==> inputs of run a <==
// axi_to_apb_bridge
module axi_to_apb_bridge (
    input  logic        clk,
    input  logic        rst_n,
    input  logic [31:0] awaddr,
    input  logic        awvalid,
    output logic        awready,
    input  logic [31:0] wdata,
    input  logic        wvalid,
    output logic        wready,
    output logic        bvalid,
    input  logic        bready,
    output logic        PSEL,
    output logic        PENABLE,
    output logic        PWRITE,
    output logic [31:0] PADDR,
    output logic [31:0] PWDATA
);
clock: 4.02 ns
lec_check: 0
cap_margin: 0
core_aspect_ratio: 0.5
core_margin: 2
core_utilization: 61
cts_cluster_diameter: 305
cts_cluster_size: 99
gpl_routability_driven: 0
max_routing_layer: met5
min_routing_layer: met1
setup_slack_margin: 1.02
slew_margin: 40
run.sh (not shown) runs the stock make flow with config.mk's settings and CLKGATE_MAP_FILE=.
==> run b: changes against run a <==
- CAP_MARGIN: 0 -> 20
- CORE_ASPECT_RATIO: 0.5 -> default
- CORE_UTILIZATION: 61 -> 66
- CTS_CLUSTER_DIAMETER: 305 -> default
- CTS_CLUSTER_SIZE: 99 -> 68
- GPL_ROUTABILITY_DRIVEN: 0 -> default
- MAX_ROUTING_LAYER: met5 -> default
- MIN_ROUTING_LAYER: met1 -> default
- SETUP_SLACK_MARGIN: 1.02 -> default
- SLEW_MARGIN: 40 -> 20
==> flow/constraint.sdc (replaced) <==
create_clock -name core_clock -period 2.03 [get_ports {clk}]
set_input_delay 0.4060 -clock core_clock [delete_from_list [all_inputs] [get_ports {clk}]]
set_output_delay 0.4060 -clock core_clock [all_outputs]
set_load 0.01 [all_outputs]
==> results <==
Run b finished but fails on setup timing. Run a went through all stages and came out clean. Against run b, the hold slack of run a is better by 0.037 ns. Of run a and run b, run b has the higher wire length (gap 29%, measured against run b). Area after synthesis is the same in run b and run a. In run a the clock skew is lower than in run b, by 0.0020 ns. Against run b, the total power of run a is lower by 53%. Sequential power: run a is smaller than run b (51%).
==> figures <==
quantity                                                                                                      run b                    run a
Power in sequential cells                                                                                   5.00 mW                  2.45 mW
Detailed router's first-iteration violation count                                                              1018                      484
Worst Tran Pin Value                                                                                      0.5850 ns                0.7707 ns
Final instance count without filler cells                                                                       956                      926
Path depth of the worst reg2reg path                                                                              6                        4
Result of the run                                                                        complete, but fails checks  complete, no violations
Layout check failures                                                                                  setup timing                        -
Global-route wire length before repair                                                                     36.31 mm                 29.32 mm
Clock transition at the register clock pins on the worst setup and hold paths after CTS                     0.07 ns                  0.06 ns
Clk tree area frac                                                                                           6.323%                   6.856%
Total power of the final layout                                                                            13.92 mW                 6.494 mW
Buffers, non-clock                                                                                              183                      144
Fraction of power consumed by combinational cells                                                             41.4%                    37.2%
R2r setup slk                                                                                              -0.14 ns                  1.61 ns
Max stage delay cell, worst path                                                                            dfrtp_1                 a311oi_1

========
==> job 3000: inputs <==
Starting RTL as in the previous note.
==> flow/config.mk <==
export PLATFORM = sky130hd
export DESIGN_NAME = axi_to_apb_bridge
export DESIGN_NICKNAME = axi_to_apb_bridge
export VERILOG_FILES = /design/flow/design.v
export SDC_FILE = /design/flow/constraint.sdc
export NUM_CORES = 4
export LEC_CHECK = 0
export ABC_AREA = 0
export CAP_MARGIN = 0
export CELL_PAD_IN_SITES_DETAIL_PLACEMENT = 1
export CELL_PAD_IN_SITES_GLOBAL_PLACEMENT = 3
export CORE_MARGIN = 2
export CORE_UTILIZATION = 21
export CTS_CLUSTER_SIZE = 68
export GPL_ROUTABILITY_DRIVEN = 1
export GPL_TIMING_DRIVEN = 1
export HOLD_SLACK_MARGIN = 0.28
export MAX_ROUTING_LAYER = met4
export MIN_ROUTING_LAYER = met2
export SLEW_MARGIN = 20
==> flow/constraint.sdc <==
create_clock -name core_clock -period 4.02 [get_ports {clk}]
set_input_delay 0.8040 -clock core_clock [delete_from_list [all_inputs] [get_ports {clk}]]
set_output_delay 0.8040 -clock core_clock [all_outputs]
set_load 0.01 [all_outputs]
==> job 8020 (differences from job 3000) <==
==> flow/config.mk (replaced) <==
export PLATFORM = sky130hd
export DESIGN_NAME = axi_to_apb_bridge
export DESIGN_NICKNAME = axi_to_apb_bridge
export VERILOG_FILES = /design/flow/design.v
export SDC_FILE = /design/flow/constraint.sdc
export NUM_CORES = 4
export LEC_CHECK = 0
export CAP_MARGIN = 20
export CELL_PAD_IN_SITES_DETAIL_PLACEMENT = 1
export CORE_ASPECT_RATIO = 1.43
export CORE_MARGIN = 2
export CORE_UTILIZATION = 36
export GPL_TIMING_DRIVEN = 0
export SETUP_SLACK_MARGIN = 0.34
export SLEW_MARGIN = 20
==> flow/constraint.sdc (replaced) <==
create_clock -name core_clock -period 5.0 [get_ports {clk}]
set_input_delay 1.0000 -clock core_clock [delete_from_list [all_inputs] [get_ports {clk}]]
set_output_delay 1.0000 -clock core_clock [all_outputs]
set_load 0.01 [all_outputs]
==> notes <==
In sequential cell count, job 3000 and job 8020 do not differ. Setup slack: job 3000 is lower than job 8020 (830 ps). Between job 3000 and job 8020, the lower sequential power is in job 8020 (gap 31%, measured against job 8020). In job 8020 the clock power is lower than in job 3000, by 29%. In clock-buffer cell count, job 8020 and job 3000 do not differ. Of job 8020 and job 3000, job 3000 has the higher first-iteration DRC count (gap about 64%, measured against job 3000).
==> figures <==
| item | job 3000 | job 8020 |
|---|---|---|
| Routed wl met3 | 9.199 mm | 1.070 mm |
| Status | finished clean | finished clean |
| Tally of filler cells in the layout | 3579 | 2052 |
| Required time of the critical path | 4380 ps | 5350 ps |
| Met3 Use GR | 0.2772 | 0.05997 |
| Detail Placement HPWL | 15.38 mm | 14.92 mm |
| Non-filler cells in the finished layout | 1223 | 1062 |
| Worst endpoint data arrival time | 3110 ps | 3260 ps |
| P_seq | 2450 uW | 1870 uW |
| Diode insertion count for antenna repair | 1 | 0 |
| Aggregate global-route resource usage | 0.2129 | 0.2115 |
| Clock network fraction of design power | 0.265 | 0.239 |
| Length of routed met2 wiring | 12.72 mm | 10.86 mm |
| Clk. pwr | 1770 uW | 1260 uW |
Power is estimated from default activity; no workload was simulated.
